File: run.sh
#!/bin/bash
# the make line also repeats each setting of config.mk as NAME=value (left out here)
make -C /OpenROAD-flow-scripts/flow DESIGN_CONFIG=/design/flow/config.mk WORK_HOME=/design/flow/orfs CLKGATE_MAP_FILE= finish
File: config.mk
export PLATFORM = sky130hd
export DESIGN_NAME = sw
export DESIGN_NICKNAME = sw
export VERILOG_FILES = /design/flow/design.v
export SDC_FILE = /design/flow/constraint.sdc
export NUM_CORES = 4
export LEC_CHECK = 0
export CAP_MARGIN = 20
export CORE_MARGIN = 2
export CORE_UTILIZATION = 40
export PLACE_DENSITY = 0.6
export SLEW_MARGIN = 20
File: constraint.sdc
create_clock -name core_clock -period 5.92 [get_ports {clk}]
set_input_delay 1.1840 -clock core_clock [delete_from_list [all_inputs] [get_ports {clk}]]
set_output_delay 1.1840 -clock core_clock [all_outputs]
set_load 0.01 [all_outputs]
File: design.v
module sw(i0, i1, i2, i3, o0, o1, o2, o3, clk, rst);
  input clk, rst;
  input [9:0] i0, i1, i2, i3;
  output [9:0] o0, o1, o2, o3;
	wire [9:0] co0, co1, co2, co3;  
	wire [3:0] req0, req1, req2, req3;  
	ib ib0(i0, co0, req0, ack0, full0, clk, rst);
	ib ib1(i1, co1, req1, ack1, full1, clk, rst);
	ib ib2(i2, co2, req2, ack2, full2, clk, rst);
	ib ib3(i3, co3, req3, ack3, full3, clk, rst);
	ackor ackor0(ack00, ack10, ack20, ack30, ack0);
	ackor ackor1(ack01, ack11, ack21, ack31, ack1);
	ackor ackor2(ack02, ack12, ack22, ack32, ack2);
	ackor ackor3(ack03, ack13, ack23, ack33, ack3);
	arb arb0(req0[0], req1[0], req2[0], req3[0], ack00, ack01, ack02, ack03, clk, rst);
	arb arb1(req0[1], req1[1], req2[1], req3[1], ack10, ack11, ack12, ack13, clk, rst);
	arb arb2(req0[2], req1[2], req2[2], req3[2], ack20, ack21, ack22, ack23, clk, rst);
	arb arb3(req0[3], req1[3], req2[3], req3[3], ack30, ack31, ack32, ack33, clk, rst);
	cb cb(co0, co1, co2, co3, o0, o1, o2, o3,
		{ack03, ack02, ack01, ack00}, {ack13, ack12, ack11, ack10},
		{ack23, ack22, ack21, ack20}, {ack33, ack32, ack31, ack30});
endmodule
module ib(pkti, pkto, req, ack, full, clk, rst);
  input ack, clk, rst;
  input [9:0] pkti;
  output full;
  output [9:0] pkto;
  output [3:0] req;
	wire [3:0] reqi;
	mkwe mkwe(pkti, we);  
	fifo fifo(pkti, we, full, pkto, re, empty, clk, rst);
	isbm isbm(pkto[9:8], re, empty, reqi, req, ack, clk, rst);
	mkreq mkreq(pkto, reqi, clk, rst);
endmodule
module isbm(cmd, re, empty, reqi, req_out, ack, clk, rst);
  input clk, rst, empty, ack;
  input [1:0] cmd;
  input [3:0] reqi;
  output re;
  reg [3:0] req;
  reg [1:0] mode;
  localparam MODE_WAIT_HEAD = 2'b00;
  localparam MODE_WAIT_ACK = 2'b01;
  localparam MODE_WAIT_TAIL = 2'b10;
  localparam CMD_HEAD = 2'b10;
  localparam CMD_TAIL = 2'b11;
  output [3:0] req_out;
  assign req_out = req;
  assign re = ack;
  always @(posedge clk) begin
    if (rst) begin
      mode <= MODE_WAIT_HEAD;
      req <= 0;
    end else begin
      if (mode == MODE_WAIT_HEAD && !empty && cmd == CMD_HEAD) begin
        mode <= MODE_WAIT_ACK;
        req <= reqi;
      end else if (mode == MODE_WAIT_ACK && ack) begin
        mode <= MODE_WAIT_TAIL;
      end else if (mode == MODE_WAIT_TAIL && !empty && cmd == CMD_TAIL) begin
        mode <= MODE_WAIT_HEAD;
        req <= 0;
      end else begin
      end
    end
  end
endmodule
module fifo(in, we, full, out, re, empty, clk, rst);
  input clk, rst, we, re;
  input [9:0] in;
  output [9:0] out;
  output empty, full;
  reg [4:0] head, tail;
  reg [9:0] buffer [0:16];  
  wire [4:0] next_head;
  wire [4:0] next_tail;
  assign out = empty ? {(9+1){1'b0}} : buffer[head];
  assign next_head = (head + 1) % 17;
  assign next_tail = (tail + 1) % 17;
  assign empty = (head == tail);
  assign full = (next_tail == head);
  integer i;
  always @(posedge clk) begin
    if (rst) begin
      head <= 0;
      tail <= 0;
      for (i = 0; i <= 16; i++) begin
        buffer[i] = 0;
      end
    end else begin
      if (we & !full) begin
        buffer[tail] <= in;
        tail <= next_tail;
      end
      if (re & !empty) begin
        head <= next_head;
      end
    end
  end
endmodule
module mkreq(pkt, req, clk, rst);
  input clk, rst;
  input [9:0] pkt;
  output [3:0] req;
  assign req = pkt[9:8] == 2'b10 ? (1 << pkt[1:0]) : 0;
endmodule
module mkwe (pkt, we);
  input [9:0] pkt;
  output we;
  assign we = pkt[9:8] != 0;
endmodule
module arb (req0, req1, req2, req3, ack0, ack1, ack2, ack3, clk, rst);
  input clk, rst;
  input req0, req1, req2, req3;  
  output ack0, ack1, ack2, ack3;  
  reg [3:0] lead;  
  reg [2:0] ack;  
  wire [3:0] first, second, third, forth;
  wire [3:0] reqs;
  assign first = lead;
  assign second = (lead + 1) % 4;
  assign third = (lead + 2) % 4;
  assign forth = (lead + 3) % 4;
  assign reqs = {req3, req2, req1, req0};
  assign ack0 = (req0 && ack == 1);
  assign ack1 = (req1 && ack == 2);
  assign ack2 = (req2 && ack == 3);
  assign ack3 = (req3 && ack == 4);
  always @(posedge clk) begin
    if (rst) begin
      lead <= 0;
      ack <= 0;
    end else begin
      if (ack != 0) begin
        if ((ack == 1 && !req0) || (ack == 2 && !req1) || (ack == 3 && !req2) || (ack == 4 && !req3)) begin
          ack <= 0;
        end
      end else begin
        if (reqs[first]) begin
          ack <= first + 1;
          lead <= (lead + 1) % 4;
        end else if (reqs[second]) begin
          ack <= second + 1;
          lead <= (lead + 1) % 4;
        end else if (reqs[third]) begin
          ack <= third + 1;
          lead <= (lead + 1) % 4;
        end else if (reqs[forth]) begin
          ack <= forth + 1;
          lead <= (lead + 1) % 4;
        end else begin
        end
      end
    end
  end
endmodule
module cb(i0, i1, i2, i3, o0, o1, o2, o3, d0, d1, d2, d3);
  input [9:0] i0, i1, i2, i3;
  input [3:0] d0, d1, d2, d3;
  output [9:0] o0, o1, o2, o3;
  cbsel cbsel0(i0, i1, i2, i3, o0, d0);
  cbsel cbsel1(i0, i1, i2, i3, o1, d1);
  cbsel cbsel2(i0, i1, i2, i3, o2, d2);
  cbsel cbsel3(i0, i1, i2, i3, o3, d3);
endmodule
module cbsel (in0, in1, in2, in3, out, port);
  input [9:0] in0, in1, in2, in3;
  input [3:0] port;
  output[9:0] out;
  assign out = (port == 4'b0000) ? 0 :
               (port == 4'b0001) ? in0 :
               (port == 4'b0010) ? in1 :
               (port == 4'b0100) ? in2 :
               (port == 4'b1000) ? in3 :
               9'bx;
endmodule
module ackor (ack0, ack1, ack2, ack3, ack);
  input ack0, ack1, ack2, ack3;
  output ack;
  assign ack = ack0 || ack1 || ack2 || ack3;
endmodule
==> metrics.yaml, run 1 <==
avgViaCountPerCell: 5.779
drt-wirelength-per-cell_um: 25.22
rows: 146
leakagePower_uw: 0.02370
inserted_clock_buffers: 145
yosys_cells: 4354
max_stage_delay_ns: 0.75
critPathMaxFanout: 19
final-max-slew-violation-count: 0
drt_iter0_drc: 4098
pg_comb_uw: 5570
synth.distinct_cells: 99
max_slew.worst_pin.slew_ns: 1.103
yosys-dominant-comb-family: "multiplexers"
synth-main-ff-cell: "edfxtp_1"
p_int_uw: 18540
ys_sh_aoi_pct: 4.923
areaGrowthSynthToFinish_pct: 13.92
top_cell: "edfxtp_1"
synthTopCellsByCount: "1280 x edfxtp_1, 792 x nor2_1, 402 x mux4_2"
share_seq_of_total_power_pct: 44.6
dominant_power_group: "registers"
grt_first_pass_wirelength_um: 252600
min_period_ns: 5.803
critPathRequiredTime_ns: 4.74
warnings: 63
achievable-frequency_ghz: 0.1723
area_of_the_mapped_netlist_sq_mm: 0.06376
power_sequential_uw: 11800
largest_area_cell: "edfxtp_1"
netlist_instances: 4354
timing.hold.worst.start: "ib3.isbm.mode[1]"
hold-path-cell-count: 1
ys_seq_share_pct: 63.67
number_of_enable_flip_flop_cells: 1280
first_global_vias: 38470
worst_r2r_startpoint: "ib1.fifo.tail[0]"
grt.overflow.total: 0
grt_max_degree: 61
routed_wl_um: 168900
outcome: "timing/DRC/antenna clean"
post_synth_simple_gate_area_pct: 10.51
chip_area_sq_mm: 0.1626
antenna_found_initial: 15
num_vias: 38680
vdd_ir_drop_max_mv: 0.2288
remaining_drc_errors: 0
cp-start-kind: "flip-flop"
htree_levels: 4
synthArstFlopShare_pct: 0
cts.path.max_buffers: 3
clock_power_share_pct: 34.4
finalHoldWorstSlack_ns: 0.4586
comb_power_share_pct: 21.0
drv.max_cap_violation_count: 0
finish.net_count: 4625
hold_class: "reg -> reg"
cpMaxStageDelayCell: "mux2i_1"
synthesized_net_count: 4472
total_of_warnings_raised_by_yosys: 30
rsz0062_at_grt: "false"
power.density_mw_per_mm2: 365.1
die_w_um: 403.3
tns_ns: 0
worst-r2r-cell-count: 17
cts.reportedPaths.clkPinSlew_ns: 0.06
timing.final.setup_violations: 0
power.share.switching_pct: 30.07
hold_buffers: 0
worst_path_arrival_ns: 4.62
worst-r2r-setup-slack_ns: 0.39
fp_util_pct: 40.26
clock_tree_root_driver_cell: "clkbuf_16"
synth_largest_type_area_fraction_pct: 60.28
powerClk_uw: 9120
timing.critical_path.to_type: "output port"
regToRegEndpoint: "ib1.fifo.buffer[16][5]"
floorplan.die.height_um: 403.3
track_usage_pct: 20.70
whs_endpoint: "ib3.isbm.mode[1]"
critPathTopFamily: "multiplexers"
cts_tree: "built"
critical_path_class: "reg -> out"
finClkSkew_ns: 0.02530
worst_skew_pair.late_latency_ns: 0.80
drt.antenna.violating_nets: 0
portBuffers: 81
net_switching_power_uw: 7975
worst-path-buf-inv: 2
xor_area_share_pct: 1.291
core_sq_mm: 0.1584
clock-sinks: 1388
floorplan.io_pins: 82
critPathCapture: "o2[7]"
post_synth_mux_area_share_pct: 15.64
number_of_fillers_in_the_final_layout: 13710
gp_routability_congestion: 0.8752
syn_avg_cell_area_sq_um: 14.64
dp_hpwl_um: 112400
crit_top_cell: "mux4_2"
drt_pass1_iterations: 7
ys_sh_adder_pct: 1.491
numSynthFlops: 1388
top_cells_by_area: "edfxtp_1 60%, mux4_2 14%, nor2_1 4.7%, dfxtp_1 3.4%, nand2_1 1.9%"
fin_crit_sh_pct: 98.02
timing_hold_violations_final: 0
timing.slew.headroom_pct: 26.25
critical_path_cell_count: 8
yosys_area_sq_mm: 0.06376
crit_chain: "buf_12, mux4_2, mux4_2, mux2i_1, or2_2, o22ai_1, a221o_1, clkdlybuf4s50_1"
[per-layer routing]
metal | up-vias | routed length (um) | track usage (%)
li1 | 17050 | - | -
met1 | 19870 | 72850 | 29.88
met2 | 1507 | 78140 | 32.01
met3 | 240 | 13950 | 4.130
met4 | 20 | 3792 | 5.631
met5 | - | 126 | 0
[stage by stage]
| step | cells | power, uW | setup slack [ns] | instance area, sq um | utilization (%) |
|---|---|---|---|---|---|
| after global routing | 6692 | 27530 | 0.007443 | 72630 | 45.86 |
| after detailed placement | 6422 | 17510 | 0.4404 | 67790 | 42.80 |
| after floorplan | 4354 | 15500 | 1.001 | 63760 | - |
| after CTS | 6682 | 26610 | 0.01631 | 72540 | 45.80 |
| after global placement | 6422 | 17440 | 0.5343 | 67790 | 42.80 |
| final | 6694 | 26520 | 0.1173 | 72640 | 45.86 |
[area by class of cell]
type	instances	area, sq um	share of cell area (%)
diodes	2	5.005	0.006890
clock buffers	175	3832	5.276
clock inverters	85	908.4	1.251
inverters	71	266.5	0.3669
multi-input cells	2600	21710	29.89
flip-flops and latches	1388	40630	55.94
well taps	2072	2592	3.569
repair buffers	301	2688	3.700
[repair_timing]
action / CTS / global route
setup buffers: 0 / 9
endpoints found under the hold margin: 0 / 0
setup endpoints to repair: 3 / 9
resized: 2 / 6
==> run 2, diff against run 1 <==
CORE_UTILIZATION = 72   (was 40)
CTS_CLUSTER_SIZE = 44   (was unset)
PLACE_DENSITY = unset   (was 0.6)
SETUP_SLACK_MARGIN = 0.89   (was unset)
clock period = 4.77 ns   (was 5.92 ns; I/O delays follow)
==> run 2 against run 1 <==
Effect of this change:
- now fails the layout checks on negative setup slack
- global-route usage grew 23 points
- sequential share of layout area shrank 3.1 points
- first-iteration DRC count grew 120%
- die area shrank 44%
- setup slack lost 0.27 ns
- combinational power grew 85%
- cell count shrank 11%
- critical path depth grew 3
- clock-buffer cell count grew 11
==> metrics.yaml, run 2 <==
outcome: "complete, but fails checks"  # was timing/DRC/antenna clean
violations: "negative setup slack"
syn_avg_cell_area_sq_um: 14.64  # unchanged
inserted_clock_buffers: 138  # was 145
critical_path_class: "reg -> out"  # unchanged
crit_chain: "buf_4, buf_12, buf_12, buf_16, mux4_2, mux4_2, mux2i_1, buf_4, nor2_4, a221o_1, buf_2"  # was buf_12, mux4_2, mux4_2, mux2i_1, or2_2, o22ai_1, a221o_1, clkdlybuf4s50_1
worst-path-buf-inv: 6  # was 2
cell_count_after_placement: 5452  # was 6422
power_sequential_uw: 14800  # was 11800 uW
timing_hold_violations_final: 0  # unchanged
cts.reportedPaths.clkPinSlew_ns: 0.07  # was 0.06 ns
max_slew.worst_pin.slew_ns: 1.325  # was 1.103 ns
areaGrowthSynthToFinish_pct: 20.72  # was 13.92%
yosys_cells: 4354  # unchanged
layout.cells.non_filler: 5956  # was 6694
critPathMaxFanout: 7  # was 19
floorplan.die.height_um: 301.6  # was 403.3 um
grt.overflow.total: 0  # unchanged
antenna_found_initial: 11  # was 15
post_synth_simple_gate_area_pct: 10.51  # unchanged
floorplan.io_pins: 82  # unchanged
avgViaCountPerCell: 7.735  # was 5.779
die_w_um: 301.6  # was 403.3 um
final-max-slew-violation-count: 0  # unchanged
p_int_uw: 24240  # was 18540 uW
leakagePower_uw: 0.02554  # was 0.02370 uW
portBuffers: 81  # unchanged
chip_area_sq_mm: 0.09095  # was 0.1626 sq mm
critPathTopFamily: "multiplexers"  # unchanged
net_switching_power_uw: 12000  # was 7975 uW
warnings: 68  # was 63
timing.critical_path.to_type: "output port"  # unchanged
min_period_ns: 4.918
synth-main-ff-cell: "edfxtp_1"  # unchanged
routed_wl_um: 215300  # was 168900 um
critPathCapture: "o1[6]"  # was o2[7]
finish.net_count: 4794  # was 4625
worst_r2r_startpoint: "ib0.fifo.tail[3]"  # was ib1.fifo.tail[0]
netlist_instances: 4354  # unchanged
finalHoldWorstSlack_ns: 0.4602  # was 0.4586 ns
grt_max_degree: 72  # was 61
clock_tree_root_driver_cell: "clkbuf_16"  # unchanged
largest_area_cell: "edfxtp_1"  # unchanged
clock-sinks: 1388  # unchanged
powerClk_uw: 11100  # was 9120 uW
cpMaxStageDelayCell: "mux4_2"  # was mux2i_1
hold_class: "reg -> reg"  # unchanged
cp-start-kind: "flip-flop"  # unchanged
num_vias: 46070  # was 38680
area_of_the_mapped_netlist_sq_mm: 0.06376  # unchanged
first_global_vias: 43150  # was 38470
whs_endpoint: "ib3.isbm.mode[1]"  # unchanged
ys_sh_adder_pct: 1.491  # unchanged
yosys_area_sq_mm: 0.06376  # unchanged
power.density_mw_per_mm2: 470.8  # was 365.1 mW/mm^2
synthTopCellsByCount: "1280 x edfxtp_1, 792 x nor2_1, 402 x mux4_2"  # unchanged
fin_crit_sh_pct: 103.1  # was 98.02%
synthesized_net_count: 4472  # unchanged
top_cell: "edfxtp_1"  # unchanged
achievable-frequency_ghz: 0.2033
total_of_warnings_raised_by_yosys: 30  # unchanged
gp_routability_congestion: 0.9406  # was 0.8752
synthArstFlopShare_pct: 0  # unchanged
yosys-dominant-comb-family: "multiplexers"  # unchanged
track_usage_pct: 43.82  # was 20.70%
pg_comb_uw: 10300  # was 5570 uW
xor_area_share_pct: 1.291  # unchanged
comb_power_share_pct: 28.5  # was 21.0%
worst_skew_pair.late_latency_ns: 0.80  # about the same
drt_iter0_drc: 8849  # was 4098
timing.hold.worst.start: "ib3.isbm.mode[1]"  # unchanged
worst_path_arrival_ns: 3.96  # was 4.62 ns
number_of_enable_flip_flop_cells: 1280  # unchanged
timing.final.setup_violations: 95  # was 0
synth.distinct_cells: 99  # unchanged
critical_path_cell_count: 11  # was 8
finClkSkew_ns: 0.04782  # was 0.02530 ns
remaining_drc_errors: 0  # unchanged
hold-path-cell-count: 1  # unchanged
fp_util_pct: 72.37  # was 40.26%
drt-wirelength-per-cell_um: 36.14  # was 25.22 um
clock_power_share_pct: 30.6  # was 34.4%
worst-r2r-setup-slack_ns: -0.07  # was 0.39 ns
share_seq_of_total_power_pct: 40.9  # was 44.6%
rows: 109  # was 146
numSynthFlops: 1388  # unchanged
post-route-worst-setup-slack_ns: -0.1482  # was 0.1173 ns
critPathRequiredTime_ns: 3.82  # was 4.74 ns
dp_hpwl_um: 106900  # was 112400 um
rsz0062_at_grt: "true"  # was false
core_sq_mm: 0.08810  # was 0.1584 sq mm
vdd_ir_drop_max_mv: 0.4410  # was 0.2288 mV
regToRegEndpoint: "ib0.fifo.buffer[7][6]"  # was ib1.fifo.buffer[16][5]
synth_largest_type_area_fraction_pct: 60.28  # unchanged
cts.path.max_buffers: 3  # unchanged
ys_seq_share_pct: 63.67  # unchanged
max_stage_delay_ns: 0.70  # was 0.75 ns
drt.antenna.violating_nets: 0  # unchanged
drv.max_cap_violation_count: 0  # unchanged
post_synth_mux_area_share_pct: 15.64  # unchanged
top_cells_by_area: "edfxtp_1 60%, mux4_2 14%, nor2_1 4.7%, dfxtp_1 3.4%, nand2_1 1.9%"  # unchanged
htree_levels: 4  # unchanged
drt_pass1_iterations: 9  # was 7
worst-r2r-cell-count: 14  # was 17
hold_buffers: 0  # unchanged
grt_first_pass_wirelength_um: 285700  # was 252600 um
timing.slew.headroom_pct: 11.00  # was 26.25%
power.share.switching_pct: 33.11  # was 30.07%
dominant_power_group: "registers"  # unchanged
ys_sh_aoi_pct: 4.923  # unchanged
cts_tree: "built"  # unchanged
number_of_fillers_in_the_final_layout: 3351  # was 13710
[run 2: layout make-up]
cell class / instances / area (sq um) / share of cell area, %
Antenna cell: 3 / 7.507 / 0.009753
Multi-Input combinational cell: 2610 / 24570 / 31.92
Timing Repair Buffer: 467 / 5559 / 7.222
Sequential cell: 1388 / 40670 / 52.83
Inverter: 71 / 275.3 / 0.3576
Clock inverter: 66 / 589.3 / 0.7656
Clock buffer: 186 / 3845 / 4.995
Tap cell: 1165 / 1458 / 1.894
[run 2: repair_timing]
action                      CTS  global route
pin swaps                    88           103
gates resized               473           264
setup endpoints to repair  2020          2036
buffers inserted            138            64
cloned                       33            14
[run 2: metal layers]
metal | vias up | share of wire, % | global-route usage (%)
met1 | 22280 | 31 | 57.71
met5 | - | 0.036 | 0
met4 | 10 | 8.1 | 21.70
met2 | 5009 | 46 | 69.08
met3 | 1320 | 15 | 11.20
li1 | 17450 | - | -
[run 2: through the flow]
stage                     setup TNS (ns)  util [%]  setup WS (ns)  area (sq um)  total power [uW]
after floorplan                        0         -         0.7695         65060             19780
after global placement                 0     76.45         0.1801         67360             21940
after detailed placement               0     76.46        0.08809         67360             22130
after CTS                              0     85.03         0.1021         74910             34080
after global routing              -1.708     87.36        -0.1688         76970             36780
final                             -3.217     87.37        -0.1482         76980             36240
==> run 3, diff against run 2 <==
CORE_UTILIZATION = 40   (was 72)
CTS_CLUSTER_SIZE = unset   (was 44)
PLACE_DENSITY = 0.6   (was unset)
SETUP_SLACK_MARGIN = unset   (was 0.89)
clock period = 6.0 ns   (was 4.77 ns; I/O delays follow)
==> run 3 against run 2 <==
Effect of this change:
- global-route usage fell by 23 points
- highest routed layer unchanged
- hold slack got worse by 0.0017 ns
- now clean on timing, DRC and antenna
- via count fell by 16%
==> metrics.yaml, run 3 <==
pre_cts_ws_ns: 0.5415  # was 0.08809 ns
power.density_mw_per_mm2: 360.2  # was 470.8 mW/mm^2
worst-r2r-setup-slack_ns: 0.43  # was -0.07 ns
portBuffers: 81  # unchanged
tns_ns: 0  # was -3.217 ns
worst_path_arrival_ns: 4.76  # was 3.96 ns
rows: 146  # was 109
p_int_uw: 18420  # was 24240 uW
ys_sh_aoi_pct: 4.923  # unchanged
timing.critical_path.to_type: "output port"  # unchanged
timing.final.setup_violations: 0  # was 95
inserted_clock_buffers: 145  # was 138
worst_r2r_startpoint: "ib3.fifo.tail[1]"  # was ib0.fifo.tail[3]
finalHoldWorstSlack_ns: 0.4585  # was 0.4602 ns
grtUsageMet3_pct: 3.846  # was 11.20%
drv.max_cap_violation_count: 0  # unchanged
worst_skew_pair.late_latency_ns: 0.78  # was 0.80 ns
min_period_ns: 5.959
share_seq_of_total_power_pct: 44.5  # was 40.9%
final-max-slew-violation-count: 0  # unchanged
fp_util_pct: 40.26  # was 72.37%
clock-sinks: 1388  # unchanged
top_cells_by_area: "edfxtp_1 60%, mux4_2 14%, nor2_1 4.7%, dfxtp_1 3.4%, nand2_1 1.9%"  # unchanged
leakagePower_uw: 0.02374  # was 0.02554 uW
critPathMaxFanout: 10  # was 7
numSynthFlops: 1388  # unchanged
ys_sh_adder_pct: 1.491  # unchanged
chip_area_sq_mm: 0.1626  # was 0.09095 sq mm
area_of_the_mapped_netlist_sq_mm: 0.06376  # unchanged
drt_pass1_iterations: 6  # was 9
comb_power_share_pct: 20.8  # was 28.5%
htree_levels: 4  # unchanged
warnings: 63  # was 68
fin_crit_sh_pct: 99.32  # was 103.1%
dominant_power_group: "registers"  # unchanged
grt_util_met2_pct: 31.93  # was 69.08%
worst-r2r-cell-count: 16  # was 14
finalPower_uw: 26170  # was 36240 uW
synthTopCellsByCount: "1280 x edfxtp_1, 792 x nor2_1, 402 x mux4_2"  # unchanged
grt_first_pass_wirelength_um: 249300  # was 285700 um
core_sq_mm: 0.1584  # was 0.08810 sq mm
number_of_enable_flip_flop_cells: 1280  # unchanged
sequential_cell_area_sq_mm: 0.04063  # was 0.04067 sq mm
cts.path.max_buffers: 3  # unchanged
regToRegEndpoint: "ib3.fifo.buffer[13][7]"  # was ib0.fifo.buffer[7][6]
critPathRequiredTime_ns: 4.80  # was 3.82 ns
floorplan.io_pins: 82  # unchanged
cp-start-kind: "flip-flop"  # unchanged
met1_layer_usage_reported_by_global_route_pct: 29.36  # was 57.71%
clock_power_share_pct: 34.7  # was 30.6%
avgViaCountPerCell: 5.740  # was 7.735
critPathCapture: "o3[5]"  # was o1[6]
crit_top_cell: "mux4_2"
powerClk_uw: 9080  # was 11100 uW
timing.hold.worst.start: "ib1.isbm.mode[1]"  # was ib3.isbm.mode[1]
critPathTopFamily: "multiplexers"  # unchanged
areaGrowthSynthToFinish_pct: 13.95  # was 20.72%
synth-main-ff-cell: "edfxtp_1"  # unchanged
xor_area_share_pct: 1.291  # unchanged
finClkSkew_ns: 0.02125  # was 0.04782 ns
netlist_instances: 4354  # unchanged
logic_area_sq_mm: 0.02170  # was 0.02457 sq mm
remaining_drc_errors: 0  # unchanged
number_of_fillers_in_the_final_layout: 13710  # was 3351
vdd_ir_drop_max_mv: 0.2942  # was 0.4410 mV
drt-wirelength-per-cell_um: 24.92  # was 36.14 um
yosys_cells: 4354  # unchanged
drt_iter0_drc: 4461  # was 8849
ys_seq_share_pct: 63.67  # unchanged
critical_path_cell_count: 8  # was 11
yosys-dominant-comb-family: "multiplexers"  # unchanged
clock_tree_root_driver_cell: "clkbuf_16"  # unchanged
die_w_um: 403.3  # was 301.6 um
crit_chain: "buf_4, mux4_2, mux4_2, mux2i_1, nor2_1, a22oi_1, o221ai_1, clkdlybuf4s50_1"  # was buf_4, buf_12, buf_12, buf_16, mux4_2, mux4_2, mux2i_1, buf_4, nor2_4, a221o_1, buf_2
grt_max_degree: 71  # was 72
achievable-frequency_ghz: 0.1678
timing_hold_violations_final: 0  # unchanged
yosys_area_sq_mm: 0.06376  # unchanged
cpMaxStageDelayCell: "clkdlybuf4s50_1"  # was mux4_2
synth.distinct_cells: 99  # unchanged
power_sequential_uw: 11700  # was 14800 uW
pg_comb_uw: 5440  # was 10300 uW
post-route-worst-setup-slack_ns: 0.04054  # was -0.1482 ns
hold-path-cell-count: 1  # unchanged
first_global_vias: 38360  # was 43150
hold_class: "reg -> reg"  # unchanged
post_synth_mux_area_share_pct: 15.64  # unchanged
syn_avg_cell_area_sq_um: 14.64  # unchanged
cts_tree: "built"  # unchanged
synthesized_net_count: 4472  # unchanged
worst-path-buf-inv: 2  # was 6
post_synth_simple_gate_area_pct: 10.51  # unchanged
drt.antenna.violating_nets: 0  # unchanged
antenna_found_initial: 11  # unchanged
critical_path_class: "reg -> out"  # unchanged
total_of_warnings_raised_by_yosys: 30  # unchanged
net_switching_power_uw: 7755  # was 12000 uW
top_cell: "edfxtp_1"  # unchanged
dp_hpwl_um: 111100  # was 106900 um
power.share.switching_pct: 29.63  # was 33.11%
rsz0062_at_grt: "false"  # was true
num_vias: 38470  # was 46070
cts.reportedPaths.clkPinSlew_ns: 0.06  # was 0.07 ns
max_stage_delay_ns: 0.67  # was 0.70 ns
grt.overflow.total: 0  # unchanged
routed_wl_um: 167000  # was 215300 um
outcome: "timing/DRC/antenna clean"  # was complete, but fails checks
synthArstFlopShare_pct: 0  # unchanged
max_slew.worst_pin.slew_ns: 1.228  # was 1.325 ns
whs_endpoint: "ib1.isbm.mode[1]"  # was ib3.isbm.mode[1]
synth_largest_type_area_fraction_pct: 60.28  # unchanged
floorplan.die.height_um: 403.3  # was 301.6 um
timing.slew.headroom_pct: 18.10  # was 11.00%
gp_routability_congestion: 0.8514  # was 0.9406
busiest_layer: "met2"  # unchanged
largest_area_cell: "edfxtp_1"  # unchanged
track_usage_pct: 20.43  # was 43.82%
finish.net_count: 4633  # was 4794
run 3: per-stage QoR:
step                      util (%)  cell area, sq um  cells
final                        45.87             72650   6702
after global routing         45.87             72650   6699
after CTS                    45.83             72580   6688
after detailed placement     42.81             67800   6430
after global placement       42.81             67800   6430
after floorplan                  -             63760   4354
run 3: area by class of cell:
| cell class | count | area share [%] |
|---|---|---|
| Antenna cell | 4 | 0.01378 |
| Clock buffer | 181 | 5.266 |
| Clock inverter | 77 | 1.312 |
| Inverter | 71 | 0.3668 |
| Multi-Input combinational cell | 2600 | 29.87 |
| Sequential cell | 1388 | 55.92 |
| Tap cell | 2072 | 3.568 |
| Timing Repair Buffer | 309 | 3.675 |
run 3: layer usage:
layer,wire length [um],part of all wire (%)
met3,13160,7.9
met2,77740,47
met5,85,0.051
met4,3628,2.2
met1,72410,43
run 3: timing repair:
action,4_1_cts,5_1_grt
resized,1,1
setup buffers,0,9
setup endpoints to repair,1,3
hold buffers,0,0
==> run 4, diff against run 3 <==
CORE_UTILIZATION = 72   (was 40)
CTS_CLUSTER_SIZE = 39   (was unset)
PLACE_DENSITY = unset   (was 0.6)
PLACE_DENSITY_LB_ADDON = 0.0   (was unset)
SETUP_SLACK_MARGIN = -0.08   (was unset)
clock period = 4.59 ns   (was 6.0 ns; I/O delays follow)
==> run 4 against run 3 <==
Effect of this change:
- the layout now fails its checks (negative setup slack)
- hold slack improved by 0.052 ns
- synthesized cell count did not move
- core utilization rose by 38 points
- clock power rose by 22%
- largest cell class unchanged
- largest power group unchanged
- highest routed layer unchanged
==> metrics.yaml, run 4 <==
outcome: "complete, but fails checks"  # was timing/DRC/antenna clean
violations: "negative setup slack"
postPlaceCellArea_sq_mm: 0.06760  # was 0.06780 sq mm
timing_hold_violations_final: 0  # unchanged
synthesized_net_count: 4472  # unchanged
portBuffers: 81  # unchanged
top_cell: "edfxtp_1"  # unchanged
netlist_instances: 4354  # unchanged
grt_first_pass_wirelength_um: 270400  # was 249300 um
crit_chain: "buf_12, clkbuf_16, mux4_2, mux4_2, mux2_4, nand2_4, o22ai_1, a221o_2, buf_2"  # was buf_4, mux4_2, mux4_2, mux2i_1, nor2_1, a22oi_1, o221ai_1, clkdlybuf4s50_1
synthTopCellsByCount: "1280 x edfxtp_1, 792 x nor2_1, 402 x mux4_2"  # unchanged
hold-path-cell-count: 2  # was 1
total_of_warnings_raised_by_yosys: 30  # unchanged
drt-wirelength-per-cell_um: 32.28  # was 24.92 um
stdcell_area_sq_mm: 0.07393  # was 0.07265 sq mm
area_of_the_mapped_netlist_sq_mm: 0.06376  # unchanged
yosys_cells: 4354  # unchanged
drt.antenna.violating_nets: 0  # unchanged
first_global_vias: 41960  # was 38360
fin_crit_sh_pct: 103.3  # was 99.32%
num_vias: 43620  # was 38470
timing.hold.worst.start: "ib2.fifo.tail[3]"  # was ib1.isbm.mode[1]
cpMaxStageDelayCell: "mux4_2"  # was clkdlybuf4s50_1
timing.final.setup_violations: 36  # was 0
worst-r2r-cell-count: 19  # was 16
largest_area_cell: "edfxtp_1"  # unchanged
synth_largest_type_area_fraction_pct: 60.28  # unchanged
xor_area_share_pct: 1.291  # unchanged
gp_routability_congestion: 0.9139  # was 0.8514
routed_wl_um: 192200  # was 167000 um
vdd_ir_drop_max_mv: 0.4723  # was 0.2942 mV
p_int_uw: 24140  # was 18420 uW
htree_levels: 4  # unchanged
avgViaCountPerCell: 7.327  # was 5.740
min_period_ns: 4.739
achievable-frequency_ghz: 0.2110
post_synth_mux_area_share_pct: 15.64  # unchanged
grt_max_degree: 51  # was 71
worst_skew_pair.late_latency_ns: 0.77  # was 0.78 ns
rsz0062_at_grt: "true"  # was false
cts.path.max_buffers: 3  # unchanged
powerClk_uw: 11100  # was 9080 uW
post_synth_simple_gate_area_pct: 10.51  # unchanged
syn_avg_cell_area_sq_um: 14.64  # unchanged
critical_path_class: "reg -> out"  # unchanged
critPathCapture: "o1[2]"  # was o3[5]
areaGrowthSynthToFinish_pct: 15.94  # was 13.95%
worst_path_arrival_ns: 3.82  # was 4.76 ns
track_usage_pct: 41.15  # was 20.43%
dominant_power_group: "registers"  # unchanged
dp_hpwl_um: 109400  # was 111100 um
cts.reportedPaths.clkPinSlew_ns: 0.06  # about the same
ys_sh_aoi_pct: 4.923  # unchanged
drt_pass1_iterations: 9  # was 6
ys_seq_share_pct: 63.67  # unchanged
comb_power_share_pct: 24.5  # was 20.8%
hold_buffers: 0  # unchanged
timing.slew.headroom_pct: 18.80  # was 18.10%
rows: 109  # was 146
critPathMaxFanout: 7  # was 10
finalPower_uw: 34980  # was 26170 uW
pg_comb_uw: 8590  # was 5440 uW
clock_power_share_pct: 31.8  # was 34.7%
worst_r2r_startpoint: "ib2.fifo.tail[0]"  # was ib3.fifo.tail[1]
max_stage_delay_ns: 0.53  # was 0.67 ns
drt_iter0_drc: 7221  # was 4461
yosys_area_sq_mm: 0.06376  # unchanged
floorplan.io_pins: 82  # unchanged
warnings: 66  # was 63
core_sq_mm: 0.08810  # was 0.1584 sq mm
final-max-slew-violation-count: 0  # unchanged
remaining_drc_errors: 0  # unchanged
regToRegEndpoint: "ib2.fifo.buffer[4][8]"  # was ib3.fifo.buffer[13][7]
power.share.switching_pct: 31.00  # was 29.63%
numSynthFlops: 1388  # unchanged
post-route-worst-setup-slack_ns: -0.1492  # was 0.04054 ns
clock_tree_root_driver_cell: "clkbuf_16"  # unchanged
drv.max_cap_violation_count: 0  # unchanged
worst-r2r-setup-slack_ns: 0.09  # was 0.43 ns
critical_path_cell_count: 9  # was 8
worst-path-buf-inv: 3  # was 2
synth.distinct_cells: 99  # unchanged
power.density_mw_per_mm2: 473.2  # was 360.2 mW/mm^2
synth-main-ff-cell: "edfxtp_1"  # unchanged
crit_top_cell: "mux4_2"  # unchanged
clock-sinks: 1388  # unchanged
grtUsageMet3_pct: 9.754  # was 3.846%
critPathRequiredTime_ns: 3.67  # was 4.80 ns
timing.critical_path.to_type: "output port"  # unchanged
share_seq_of_total_power_pct: 43.6  # was 44.5%
met1_layer_usage_reported_by_global_route_pct: 54.49  # was 29.36%
busiest_layer: "met2"  # unchanged
top_cells_by_area: "edfxtp_1 60%, mux4_2 14%, nor2_1 4.7%, dfxtp_1 3.4%, nand2_1 1.9%"  # unchanged
cts_tree: "built"  # unchanged
leakagePower_uw: 0.02492  # was 0.02374 uW
cp-start-kind: "flip-flop"  # unchanged
net_switching_power_uw: 10840  # was 7755 uW
finish.net_count: 4802  # was 4633
critPathTopFamily: "multiplexers"  # unchanged
grt_util_met2_pct: 66.00  # was 31.93%
antenna_found_initial: 9  # was 11
synthArstFlopShare_pct: 0  # unchanged
die_w_um: 301.6  # was 403.3 um
max_slew.worst_pin.slew_ns: 1.214  # was 1.228 ns
number_of_fillers_in_the_final_layout: 4117  # was 13710
floorplan.die.height_um: 301.6  # was 403.3 um
ys_sh_adder_pct: 1.491  # unchanged
fp_util_pct: 72.37  # was 40.26%
yosys-dominant-comb-family: "multiplexers"  # unchanged
hold_class: "reg -> reg"  # unchanged
finClkSkew_ns: 0.02567  # was 0.02125 ns
chip_area_sq_mm: 0.09095  # was 0.1626 sq mm
whs_endpoint: "ib2.fifo.tail[3]"  # was ib1.isbm.mode[1]
inserted_clock_buffers: 139  # was 145
number_of_enable_flip_flop_cells: 1280  # unchanged
grt.overflow.total: 0  # unchanged
power_sequential_uw: 15300  # was 11700 uW
## run 4: repair_timing
action / CTS / global route
cloned: 9 / 9
resized: 244 / 148
setup buffers: 35 / 53
setup endpoints to repair: 50 / 1259
pin swaps: 27 / 26
## run 4: layer usage
metal  share of wire [%]  routed length [um]  vias to the layer above
li1                    -                   -                    17360
met1                  32               61720                    21310
met2                  48               91400                     3982
met3                  14               26090                      956
met4                 6.7               12880                       14
met5               0.046                  89                        -
## run 4: layout make-up
| cell class | instances | area [sq um] | share of cell area (%) |
|---|---|---|---|
| Tap cell | 1165 | 1458 | 1.972 |
| Sequential cell | 1388 | 40630 | 54.96 |
| Antenna cell | 2 | 5.005 | 0.006770 |
| Clock inverter | 57 | 462.9 | 0.6262 |
| Inverter | 71 | 266.5 | 0.3605 |
| Multi-Input combinational cell | 2600 | 22530 | 30.48 |
| Clock buffer | 187 | 3857 | 5.218 |
| Timing Repair Buffer | 484 | 4715 | 6.377 |
## run 4: stage by stage
stage | util [%] | hold WS [ns] | TNS, ns | std cells | setup WS [ns]
after global routing | 83.90 | 0.5216 | -23.98 | 5952 | -0.1797
after detailed placement | 76.73 | 0.4520 | -0.8714 | 5615 | -0.08755
after floorplan | - | 0.4325 | -10.81 | 4354 | -0.09803
final | 83.91 | 0.5110 | -3.385 | 5954 | -0.1492
after global placement | 76.73 | 0.4410 | 0 | 5615 | 0.04200
after CTS | 82.71 | 0.4993 | -3.755 | 5903 | -0.1285
==> run 5, diff against run 4 <==
CELL_PAD_IN_SITES_DETAIL_PLACEMENT = 0   (was unset)
CORE_UTILIZATION = 56   (was 72)
CTS_CLUSTER_DIAMETER = 59   (was unset)
CTS_CLUSTER_SIZE = unset   (was 39)
GPL_TIMING_DRIVEN = 1   (was unset)
MIN_ROUTING_LAYER = met2   (was unset)
PLACE_DENSITY = 0.37   (was unset)
PLACE_DENSITY_LB_ADDON = unset   (was 0.0)
SETUP_SLACK_MARGIN = 0.31   (was -0.08)
clock period = 5.18 ns   (was 4.59 ns; I/O delays follow)
==> run 5 against run 4 <==
Effect of this change:
- now clean on timing, DRC and antenna
- first-iteration DRC count increased by 57%
- clock skew increased by 0.0082 ns
- wire length decreased by 6.1%
- sequential share of layout area decreased by 0.73 points
- total power decreased by 8.7%
- combinational power decreased by 11%
- largest power group unchanged
- highest routed layer unchanged
==> metrics.yaml, run 5 <==
outcome: "timing/DRC/antenna clean"  # was complete, but fails checks
drt.antenna.violating_nets: 0  # unchanged
top_cells_by_area: "edfxtp_1 60%, mux4_2 14%, nor2_1 4.7%, dfxtp_1 3.4%, nand2_1 1.9%"  # unchanged
dominant_power_group: "registers"  # unchanged
power.density_mw_per_mm2: 426.2  # was 473.2 mW/mm^2
post-route-worst-setup-slack_ns: 0.09240  # was -0.1492 ns
floorplan.io_pins: 82  # unchanged
cts_tree: "built"  # unchanged
first_global_vias: 57840  # was 41960
regToRegEndpoint: "ib2.fifo.buffer[20][9]"  # was ib2.fifo.buffer[4][8]
comb_power_share_pct: 23.9  # was 24.5%
worst_skew_pair.late_latency_ns: 0.81  # was 0.77 ns
synth.distinct_cells: 99  # unchanged
remaining_drc_errors: 0  # unchanged
net_switching_power_uw: 10050  # was 10840 uW
yosys_area_sq_mm: 0.06376  # unchanged
critPathMaxFanout: 10  # was 7
num_vias: 52320  # was 43620
floorplan.die.height_um: 341.4  # was 301.6 um
yosys-dominant-comb-family: "multiplexers"  # unchanged
powerClk_uw: 10900  # was 11100 uW
synth_largest_type_area_fraction_pct: 60.28  # unchanged
pre_cts_ws_ns: 0.2935  # was -0.08755 ns
areaGrowthSynthToFinish_pct: 17.52  # was 15.94%
fp_util_pct: 56.60  # was 72.37%
timing.hold.worst.start: "ib3.isbm.mode[1]"  # was ib2.fifo.tail[3]
share_seq_of_total_power_pct: 42.1  # was 43.6%
ys_sh_adder_pct: 1.491  # unchanged
critPathRequiredTime_ns: 4.14  # was 3.67 ns
final-max-slew-violation-count: 0  # unchanged
hold_class: "reg -> reg"  # unchanged
area_of_the_mapped_netlist_sq_mm: 0.06376  # unchanged
cp-start-kind: "flip-flop"  # unchanged
htree_levels: 4  # unchanged
p_int_uw: 21880  # was 24140 uW
drt-wirelength-per-cell_um: 28.60  # was 32.28 um
rows: 123  # was 109
ys_seq_share_pct: 63.67  # unchanged
die_w_um: 341.4  # was 301.6 um
grt.overflow.total: 0  # unchanged
xor_area_share_pct: 1.291  # unchanged
drt_pass1_iterations: 41  # was 9
portBuffers: 81  # unchanged
routed_wl_um: 180500  # was 192200 um
worst-r2r-setup-slack_ns: 0.44  # was 0.09 ns
dp_hpwl_um: 112500  # was 109400 um
fin_crit_sh_pct: 98.22  # was 103.3%
critPathCapture: "o0[8]"  # was o1[2]
clock_tree_root_driver_cell: "clkbuf_16"  # unchanged
max_slew.worst_pin.slew_ns: 1.097  # was 1.214 ns
numSynthFlops: 1388  # unchanged
hold-path-cell-count: 1  # was 2
syn_avg_cell_area_sq_um: 14.64  # unchanged
power.share.switching_pct: 31.48  # was 31.00%
crit_chain: "buf_12, buf_12, mux4_2, mux4_2, mux2i_4, or2_4, inv_2, a22oi_1, o211ai_1, buf_2"  # was buf_12, clkbuf_16, mux4_2, mux4_2, mux2_4, nand2_4, o22ai_1, a221o_2, buf_2
min_period_ns: 5.088
clock_power_share_pct: 34.0  # was 31.8%
achievable-frequency_ghz: 0.1966
clock-sinks: 1388  # unchanged
critPathTopFamily: "multiplexers"  # unchanged
grt_first_pass_wirelength_um: 262300  # was 270400 um
core_sq_mm: 0.1127  # was 0.08810 sq mm
largest_area_cell: "edfxtp_1"  # unchanged
leakagePower_uw: 0.02517  # was 0.02492 uW
critical_path_cell_count: 10  # was 9
finish.net_count: 4795  # was 4802
cts.path.max_buffers: 3  # unchanged
top_cell: "edfxtp_1"  # unchanged
synth-main-ff-cell: "edfxtp_1"  # unchanged
finClkSkew_ns: 0.03384  # was 0.02567 ns
cpMaxStageDelayCell: "mux4_2"  # unchanged
tns_ns: 0  # was -3.385 ns
cts.reportedPaths.clkPinSlew_ns: 0.06  # about the same
worst_r2r_startpoint: "ib2.fifo.tail[1]"  # was ib2.fifo.tail[0]
worst_path_arrival_ns: 4.05  # was 3.82 ns
max_stage_delay_ns: 0.56  # was 0.53 ns
vdd_ir_drop_max_mv: 0.3742  # was 0.4723 mV
number_of_enable_flip_flop_cells: 1280  # unchanged
inserted_clock_buffers: 152  # was 139
critical_path_class: "reg -> out"  # unchanged
pg_comb_uw: 7620  # was 8590 uW
ys_sh_aoi_pct: 4.923  # unchanged
worst-r2r-cell-count: 20  # was 19
drv.max_cap_violation_count: 0  # unchanged
worst-path-buf-inv: 4  # was 3
rsz0062_at_grt: "true"  # unchanged
timing_hold_violations_final: 0  # unchanged
grt_max_degree: 87  # was 51
gp_routability_congestion: 0.9763  # was 0.9139
track_usage_pct: 44.90  # was 41.15%
power_sequential_uw: 13400  # was 15300 uW
synthArstFlopShare_pct: 0  # unchanged
netlist_instances: 4354  # unchanged
synthTopCellsByCount: "1280 x edfxtp_1, 792 x nor2_1, 402 x mux4_2"  # unchanged
chip_area_sq_mm: 0.1166  # was 0.09095 sq mm
timing.final.setup_violations: 0  # was 36
warnings: 67  # was 66
antenna_found_initial: 1  # was 9
avgViaCountPerCell: 8.291  # was 7.327
yosys_cells: 4354  # unchanged
post_synth_simple_gate_area_pct: 10.51  # unchanged
total_of_warnings_raised_by_yosys: 30  # unchanged
post_synth_mux_area_share_pct: 15.64  # unchanged
whs_endpoint: "ib3.isbm.mode[1]"  # was ib2.fifo.tail[3]
synthesized_net_count: 4472  # unchanged
timing.slew.headroom_pct: 26.50  # was 18.80%
timing.critical_path.to_type: "output port"  # unchanged
drt_iter0_drc: 11330  # was 7221
-- run 5: area by class of cell --
class | count | area, sq um
flip-flops and latches | 1388 | 40640
fillers | 8070 | 37720
multi-input cells | 2600 | 22590
repair buffers | 464 | 4649
clock buffers | 196 | 4000
well taps | 1500 | 1877
clock inverters | 82 | 887.1
inverters | 71 | 269.0
diodes | 9 | 22.52
-- run 5: repair_timing --
| action | CTS | global route |
|---|---|---|
| cloned | 7 | 9 |
| pin swaps | 25 | 24 |
| setup endpoints to repair | 68 | 1485 |
| hold buffers | 0 | 0 |
| buffers inserted | 42 | 68 |
| resized | 222 | 209 |
-- run 5: metrics by stage --
step                hold slack (ns)  total power (uW)  std cells  cell area (sq um)  utilization, %
global placement             0.4402             20030       5897              67650           60.05
floorplan                    0.4325             17720       4354              63760               -
CTS                          0.4592             30940       6224              73570           65.30
global route                 0.4736             32800       6301              74910           66.49
finish                       0.4589             31930       6310              74930           66.51
detailed placement           0.4458             20060       5897              67660           60.06
-- run 5: layer usage --
metal	wire length (um)	track usage (%)	share of wire, %	up-vias
met4	16010	10.32	8.9	110
met3	76430	60.49	42	1802
met1	0	-	0	17830
met5	3626	23.00	2.0	-
met2	84420	51.23	47	15270
li1	-	-	-	17310
==> run 6, diff against run 5 <==
ABC_AREA = 0   (was unset)
CAP_MARGIN = 10   (was 20)
CELL_PAD_IN_SITES_DETAIL_PLACEMENT = unset   (was 0)
CELL_PAD_IN_SITES_GLOBAL_PLACEMENT = 1   (was unset)
CORE_ASPECT_RATIO = 0.54   (was unset)
CORE_MARGIN = 4   (was 2)
CTS_CLUSTER_DIAMETER = 247   (was 59)
CTS_CLUSTER_SIZE = 17   (was unset)
HOLD_SLACK_MARGIN = 0.13   (was unset)
MAX_ROUTING_LAYER = met5   (was unset)
MIN_ROUTING_LAYER = unset   (was met2)
PLACE_DENSITY = unset   (was 0.37)
PLACE_DENSITY_LB_ADDON = 0.22   (was unset)
SETUP_SLACK_MARGIN = unset   (was 0.31)
TNS_END_PERCENT = 15   (was unset)
clock period = 3.78 ns   (was 5.18 ns; I/O delays follow)
==> run 6 against run 5 <==
Effect of this change:
- the layout now fails its checks (negative setup slack)
- global-route usage shrank 14 points
- setup slack lost 0.77 ns
- total power grew 32%
- wire length grew 3.8%
- sequential power grew 37%
==> metrics.yaml, run 6 <==
timing_hold_violations_final: 0  # unchanged
cp-start-kind: "flip-flop"  # unchanged
whs_endpoint: "ib3.isbm.mode[1]"  # unchanged
clock_tree_root_driver_cell: "clkbuf_16"  # unchanged
cts.reportedPaths.clkPinSlew_ns: 0.09  # was 0.06 ns
p_int_uw: 28670  # was 21880 uW
finClkSkew_ns: 0.02917  # was 0.03384 ns
top_cells_by_area: "edfxtp_1 60%, mux4_2 14%, nor2_1 4.7%, dfxtp_1 3.4%, nand2_1 1.9%"  # unchanged
hold_buffers: 0  # unchanged
cpMaxStageDelayCell: "mux4_2"  # unchanged
worst_skew_pair.late_latency_ns: 0.72  # was 0.81 ns
ys_sh_adder_pct: 1.491  # unchanged
avgViaCountPerCell: 6.452  # was 8.291
largest_area_cell: "edfxtp_1"  # unchanged
violations: "negative setup slack"
drt_pass1_iterations: 6  # was 41
dominant_power_group: "registers"  # unchanged
number_of_enable_flip_flop_cells: 1280  # unchanged
synthArstFlopShare_pct: 0  # unchanged
rows: 90  # was 123
timing.hold.worst.start: "ib3.isbm.mode[1]"  # unchanged
clock_power_share_pct: 23.1  # was 34.0%
drt-wirelength-per-cell_um: 28.40  # was 28.60 um
floorplan.io_pins: 82  # unchanged
leakagePower_uw: 0.02665  # was 0.02517 uW
drt.antenna.violating_nets: 0  # unchanged
inserted_clock_buffers: 91  # was 152
track_usage_pct: 30.87  # was 44.90%
max_slew.worst_pin.slew_ns: 1.100  # was 1.097 ns
ys_seq_share_pct: 63.67  # unchanged
timing.final.setup_violations: 1936  # was 0
synthTopCellsByCount: "1280 x edfxtp_1, 792 x nor2_1, 402 x mux4_2"  # unchanged
yosys_area_sq_mm: 0.06376  # unchanged
post_synth_simple_gate_area_pct: 10.51  # unchanged
critical_path_class: "reg -> out"  # unchanged
top_cell: "edfxtp_1"  # unchanged
net_switching_power_uw: 13620  # was 10050 uW
worst_r2r_startpoint: "ib1.fifo.tail[2]"  # was ib2.fifo.tail[1]
critical_path_cell_count: 10  # unchanged
areaGrowthSynthToFinish_pct: 23.60  # was 17.52%
powerClk_uw: 9780  # was 10900 uW
synth.distinct_cells: 99  # unchanged
critPathRequiredTime_ns: 3.02  # was 4.14 ns
cts.path.max_buffers: 3  # unchanged
critPathMaxFanout: 7  # was 10
outcome: "complete, but fails checks"  # was timing/DRC/antenna clean
synth_largest_type_area_fraction_pct: 60.28  # unchanged
crit_chain: "buf_12, buf_12, buf_12, mux4_2, mux4_2, mux2_4, nand2_4, o22ai_2, a221o_1, buf_2"  # was buf_12, buf_12, mux4_2, mux4_2, mux2i_4, or2_4, inv_2, a22oi_1, o211ai_1, buf_2
postPlaceCellArea_sq_mm: 0.07270  # was 0.06766 sq mm
routed_wl_um: 187400  # was 180500 um
chip_area_sq_mm: 0.1196  # was 0.1166 sq mm
vdd_ir_drop_max_mv: 0.4533  # was 0.3742 mV
grt.overflow.total: 0  # unchanged
timing.slew.headroom_pct: 26.45  # was 26.50%
power.density_mw_per_mm2: 536.6  # was 426.2 mW/mm^2
syn_avg_cell_area_sq_um: 14.64  # unchanged
fp_util_pct: 56.79  # was 56.60%
worst-path-buf-inv: 4  # unchanged
stdcell_area_sq_mm: 0.07881  # was 0.07493 sq mm
drt_iter0_drc: 6391  # was 11330
timing.critical_path.to_type: "output port"  # unchanged
comb_power_share_pct: 33.4  # was 23.9%
hold_class: "reg -> reg"  # unchanged
critPathCapture: "o1[4]"  # was o0[8]
hold-path-cell-count: 1  # unchanged
min_period_ns: 4.454
netlist_instances: 4354  # unchanged
critPathTopFamily: "multiplexers"  # unchanged
synth-main-ff-cell: "edfxtp_1"  # unchanged
numSynthFlops: 1388  # unchanged
warnings: 66  # was 67
fin_crit_sh_pct: 117.8  # was 98.22%
dp_hpwl_um: 129900  # was 112500 um
yosys_cells: 4354  # unchanged
first_global_vias: 39900  # was 57840
floorplan.die.height_um: 256.0  # was 341.4 um
core_sq_mm: 0.1123  # was 0.1127 sq mm
worst_path_arrival_ns: 3.70  # was 4.05 ns
drv.max_cap_violation_count: 0  # unchanged
htree_levels: 3  # was 4
yosys-dominant-comb-family: "multiplexers"  # unchanged
portBuffers: 81  # unchanged
crit_top_cell: "buf_12"
clock-sinks: 1388  # unchanged
rsz0062_at_grt: "true"  # unchanged
remaining_drc_errors: 0  # unchanged
regToRegEndpoint: "ib1.fifo.buffer[24][0]"  # was ib2.fifo.buffer[20][9]
max_stage_delay_ns: 0.53  # was 0.56 ns
grt_first_pass_wirelength_um: 272600  # was 262300 um
worst-r2r-setup-slack_ns: -0.44  # was 0.44 ns
ys_sh_aoi_pct: 4.923  # unchanged
share_seq_of_total_power_pct: 43.5  # was 42.1%
number_of_fillers_in_the_final_layout: 7355  # was 8070
post_synth_mux_area_share_pct: 15.64  # unchanged
worst-r2r-cell-count: 15  # was 20
total_of_warnings_raised_by_yosys: 30  # unchanged
power_sequential_uw: 18400  # was 13400 uW
num_vias: 42590  # was 52320
final-max-slew-violation-count: 0  # unchanged
antenna_found_initial: 6  # was 1
power.share.switching_pct: 32.21  # was 31.48%
post-route-worst-setup-slack_ns: -0.6739  # was 0.09240 ns
pg_comb_uw: 14100  # was 7620 uW
finish.utilization_pct: 70.19  # was 66.51%
grt_max_degree: 43  # was 87
synthesized_net_count: 4472  # unchanged
xor_area_share_pct: 1.291  # unchanged
achievable-frequency_ghz: 0.2245
gp_routability_congestion: 0.9299  # was 0.9763
cts_tree: "built"  # unchanged
finish.net_count: 5123  # was 4795
die_w_um: 467.2  # was 341.4 um
area_of_the_mapped_netlist_sq_mm: 0.06376  # unchanged
[run 6: area by class of cell]
type	count	area [sq um]	share of cell area [%]
Antenna cell	2	5.005	0.006351
Clock inverter	3	33.78	0.04287
Timing Repair Buffer	847	9074	11.51
Inverter	71	279.0	0.3541
Sequential cell	1388	40660	51.59
Multi-Input combinational cell	2606	24280	30.81
Tap cell	1518	1899	2.410
Clock buffer	165	2576	3.269
[run 6: metal layers]
layer	share of wire, %	global-route usage (%)
met4	2.3	6.301
met3	14	8.398
met1	44	52.00
met2	40	39.82
met5	0.0059	0
[run 6: per-stage QoR]
step	power [uW]	setup TNS, ns	setup slack [ns]	std cells	hold WS, ns
after floorplan	24980	-165.43	-0.2233	4354	0.4325
after global placement	29950	-491.64	-0.4708	6273	0.4454
after detailed placement	30120	-642.89	-0.5490	6273	0.4486
after CTS	40720	-228.37	-0.6800	6524	0.4667
after global routing	43760	-627.04	-0.7164	6598	0.4919
final	42290	-396.26	-0.6739	6600	0.4644
[run 6: repair_timing]
item / 4_1_cts / 5_1_grt
gates resized: 431 / 186
setup buffers: 75 / 69
setup endpoints to repair: 2005 / 2021
pin swaps: 65 / 85
cloned: 10 / 12
==> run 7, diff against run 6 <==
CELL_PAD_IN_SITES_DETAIL_PLACEMENT = 2   (was unset)
GPL_TIMING_DRIVEN = 0   (was 1)
clock period = 5.23 ns   (was 3.78 ns; I/O delays follow)
==> run 7 against run 6 <==
Effect of this change:
- the flow now stops in detailed placement
- synthesized area unchanged
- die area is the same
- synthesized cell count unchanged
==> metrics.yaml, run 7 <==
yosys_area_sq_mm: 0.06376  # unchanged
outcome: "aborted with a tool error"  # was complete, but fails checks
synth_largest_type_area_fraction_pct: 60.28  # unchanged
ys_seq_share_pct: 63.67  # unchanged
total_of_warnings_raised_by_yosys: 30  # unchanged
die_w_um: 467.2  # unchanged
xor_area_share_pct: 1.291  # unchanged
netlist_instances: 4354  # unchanged
portBuffers: 80  # was 81
synth.distinct_cells: 99  # unchanged
rows: 90  # unchanged
gp_routability_congestion: 0.9375  # was 0.9299
floorplan.die.height_um: 256.0  # unchanged
largest_area_cell: "edfxtp_1"  # unchanged
ys_sh_aoi_pct: 4.923  # unchanged
top_cells_by_area: "edfxtp_1 60%, mux4_2 14%, nor2_1 4.7%, dfxtp_1 3.4%, nand2_1 1.9%"  # unchanged
stop_stage: "detailed placement"
ys_sh_adder_pct: 1.491  # unchanged
core_sq_mm: 0.1123  # unchanged
floorplan.io_pins: 82  # unchanged
fp_util_pct: 56.79  # unchanged
top_cell: "edfxtp_1"  # unchanged
synth-main-ff-cell: "edfxtp_1"  # unchanged
yosys-dominant-comb-family: "multiplexers"  # unchanged
chip_area_sq_mm: 0.1196  # unchanged
synthTopCellsByCount: "1280 x edfxtp_1, 792 x nor2_1, 402 x mux4_2"  # unchanged
synthArstFlopShare_pct: 0  # unchanged
area_of_the_mapped_netlist_sq_mm: 0.06376  # unchanged
post_synth_mux_area_share_pct: 15.64  # unchanged
synthesized_net_count: 4472  # unchanged
number_of_enable_flip_flop_cells: 1280  # unchanged
yosys_cells: 4354  # unchanged
error: "[ERROR DPL-0033] detailed placement checks failed during check placement."
syn_avg_cell_area_sq_um: 14.64  # unchanged
post_synth_simple_gate_area_pct: 10.51  # unchanged
numSynthFlops: 1388  # unchanged
==> run 7: stage by stage <==
step | power [uW] | instance area, sq um | std cells | TNS (ns)
floorplan | 17550 | 63760 | 4354 | 0
global placement | 19880 | 66460 | 5952 | -887.94
==> run 8, diff against run 7 <==
ABC_AREA = unset   (was 0)
CAP_MARGIN = 20   (was 10)
CELL_PAD_IN_SITES_DETAIL_PLACEMENT = unset   (was 2)
CELL_PAD_IN_SITES_GLOBAL_PLACEMENT = unset   (was 1)
CORE_ASPECT_RATIO = unset   (was 0.54)
CORE_MARGIN = 2   (was 4)
CORE_UTILIZATION = 69   (was 56)
CTS_CLUSTER_DIAMETER = unset   (was 247)
CTS_CLUSTER_SIZE = 40   (was 17)
GPL_TIMING_DRIVEN = unset   (was 0)
HOLD_SLACK_MARGIN = unset   (was 0.13)
MAX_ROUTING_LAYER = unset   (was met5)
PLACE_DENSITY = 0.6   (was unset)
PLACE_DENSITY_LB_ADDON = unset   (was 0.22)
TNS_END_PERCENT = unset   (was 15)
clock period = 4.11 ns   (was 5.23 ns; I/O delays follow)
==> run 8 against run 7 <==
Effect of this change:
- now fails the layout checks on negative setup slack
- synthesized area unchanged
- synthesized cell count unchanged
- die area down 21%
==> metrics.yaml, run 8 <==
crit_chain: "buf_12, buf_4, mux4_2, mux4_2, mux2_4, nand2_2, buf_12, o22ai_1, a221o_1, buf_2"
vdd_ir_drop_max_mv: 0.6792
share_seq_of_total_power_pct: 40.7
chip_area_sq_mm: 0.09485  # was 0.1196 sq mm
finClkSkew_ns: 0.02468
met3_length_um: 28930
clock_power_share_pct: 29.8
gp_routability_congestion: 0.9505  # was 0.9375
cts.reportedPaths.clkPinSlew_ns: 0.06
violations: "negative setup slack"
critPathTopFamily: "multiplexers"
route.met2.wl_um: 95250
timing_hold_violations_final: 0
synth_largest_type_area_fraction_pct: 60.28  # unchanged
critPathMaxFanout: 7
logic_area_sq_mm: 0.02389
hold-path-cell-count: 1
ys_sh_adder_pct: 1.491  # unchanged
ys_seq_share_pct: 63.67  # unchanged
cts.path.max_buffers: 3
floorplan.io_pins: 82  # unchanged
avgViaCountPerCell: 7.240
numSynthFlops: 1388  # unchanged
topRoutingLayerUsed: "met5"
cp-start-kind: "flip-flop"
grt.overflow.total: 0
comb_power_share_pct: 29.5
first_global_vias: 43800
p_int_uw: 28450
drt_iter0_drc: 7996
hold_buffers: 0
tns_ns: -87.21
warnings: 68
antenna_found_initial: 5
cts_tree: "built"
floorplan.die.height_um: 308.0  # was 256.0 um
worst-r2r-cell-count: 17
xor_area_share_pct: 1.291  # unchanged
portBuffers: 81  # was 80
cpMaxStageDelayCell: "mux4_2"
rows: 111  # was 90
synthesized_net_count: 4472  # unchanged
syn_avg_cell_area_sq_um: 14.64  # unchanged
max_stage_delay_ns: 0.58
drt-wirelength-per-cell_um: 32.96
drt.antenna.violating_nets: 0
critical_path_cell_count: 10
ys_sh_aoi_pct: 4.923  # unchanged
dp_hpwl_um: 113600
post_synth_mux_area_share_pct: 15.64  # unchanged
die_w_um: 308.0  # was 467.2 um
powerClk_uw: 12500
pg_comb_uw: 12400
finish.net_count: 5028
post-route-worst-setup-slack_ns: -0.5991
outcome: "complete, but fails checks"  # was aborted with a tool error
num_vias: 44930
post_synth_simple_gate_area_pct: 10.51  # unchanged
worst-r2r-setup-slack_ns: -0.27
routed_wl_um: 204600
power.share.switching_pct: 32.12
rsz0062_at_grt: "true"
net_switching_power_uw: 13460
timing.final.setup_violations: 552
fin_crit_sh_pct: 114.6
clock_tree_root_driver_cell: "clkbuf_16"
timing.slew.headroom_pct: 17.23
top_cell: "edfxtp_1"  # unchanged
netlist_instances: 4354  # unchanged
power.density_mw_per_mm2: 532.0
number_of_fillers_in_the_final_layout: 3923
number_of_enable_flip_flop_cells: 1280  # unchanged
core_sq_mm: 0.09166  # was 0.1123 sq mm
area_of_the_mapped_netlist_sq_mm: 0.06376  # unchanged
track_usage_pct: 41.13
worst_skew_pair.late_latency_ns: 0.78
sequential_cell_area_sq_mm: 0.04065
top_cells_by_area: "edfxtp_1 60%, mux4_2 14%, nor2_1 4.7%, dfxtp_1 3.4%, nand2_1 1.9%"  # unchanged
leakagePower_uw: 0.02681
critPathRequiredTime_ns: 3.29
critPathCapture: "o1[5]"
grt_first_pass_wirelength_um: 283000
worst-path-buf-inv: 4
timing.hold.worst.start: "ib1.isbm.mode[1]"
fp_util_pct: 69.56  # was 56.79%
achievable-frequency_ghz: 0.2124
critical_path_class: "reg -> out"
htree_levels: 4
dominant_power_group: "registers"
largest_area_cell: "edfxtp_1"  # unchanged
worst_r2r_startpoint: "ib0.fifo.tail[0]"
yosys_area_sq_mm: 0.06376  # unchanged
final-max-slew-violation-count: 0
drv.max_cap_violation_count: 0
drt_pass1_iterations: 9
grt_max_degree: 52
clock-sinks: 1388
finalPower_uw: 41910
synth.distinct_cells: 99  # unchanged
yosys_cells: 4354  # unchanged
whs_endpoint: "ib1.isbm.mode[1]"
worst_path_arrival_ns: 3.89
wl_met1_um: 66760
inserted_clock_buffers: 139
synthTopCellsByCount: "1280 x edfxtp_1, 792 x nor2_1, 402 x mux4_2"  # unchanged
yosys-dominant-comb-family: "multiplexers"  # unchanged
total_of_warnings_raised_by_yosys: 30  # unchanged
synthArstFlopShare_pct: 0  # unchanged
regToRegEndpoint: "ib0.fifo.buffer[25][6]"
areaGrowthSynthToFinish_pct: 23.56
synth-main-ff-cell: "edfxtp_1"  # unchanged
hold_class: "reg -> reg"
remaining_drc_errors: 0
max_slew.worst_pin.slew_ns: 1.238
min_period_ns: 4.709
power_sequential_uw: 17100
timing.critical_path.to_type: "output port"
-- run 8: final cells by class --
cell class | count | area share, %
antenna | 3 | 0.009529
clock buffer | 184 | 4.841
clock inverter | 64 | 0.6432
inverter | 71 | 0.3494
multi-input combinational | 2603 | 30.32
sequential | 1388 | 51.60
tap | 1186 | 1.884
timing repair buffer | 707 | 10.35
-- run 8: per-layer routing --
metal | vias up | GRT usage (%)
met4 | 4 | 18.88
met5 | - | 0
li1 | 17870 | -
met1 | 21950 | 54.59
met2 | 4099 | 64.64
met3 | 1010 | 10.88
-- run 8: what timing repair did --
item | 4_1_cts | 5_1_grt
buffers inserted | 87 | 39
pin swaps | 64 | 84
gates resized | 420 | 192
gates cloned | 22 | 9
endpoints found under the setup margin | 1633 | 1904
endpoints found under the hold margin | 0 | 0
-- run 8: through the flow --
stage	util [%]	std cells	instance area (sq um)	setup slack, ns	hold WS [ns]
after detailed placement	77.39	5812	70940	-0.3292	0.4507
after CTS	84.67	6167	77610	-0.4472	0.4626
final	85.95	6206	78780	-0.5991	0.4608
after global routing	85.94	6203	78780	-0.6299	0.4853
after global placement	77.39	5812	70940	-0.1454	0.4388
after floorplan	-	4354	64530	-0.02567	0.4325
Power and IR drop assume default switching activity.
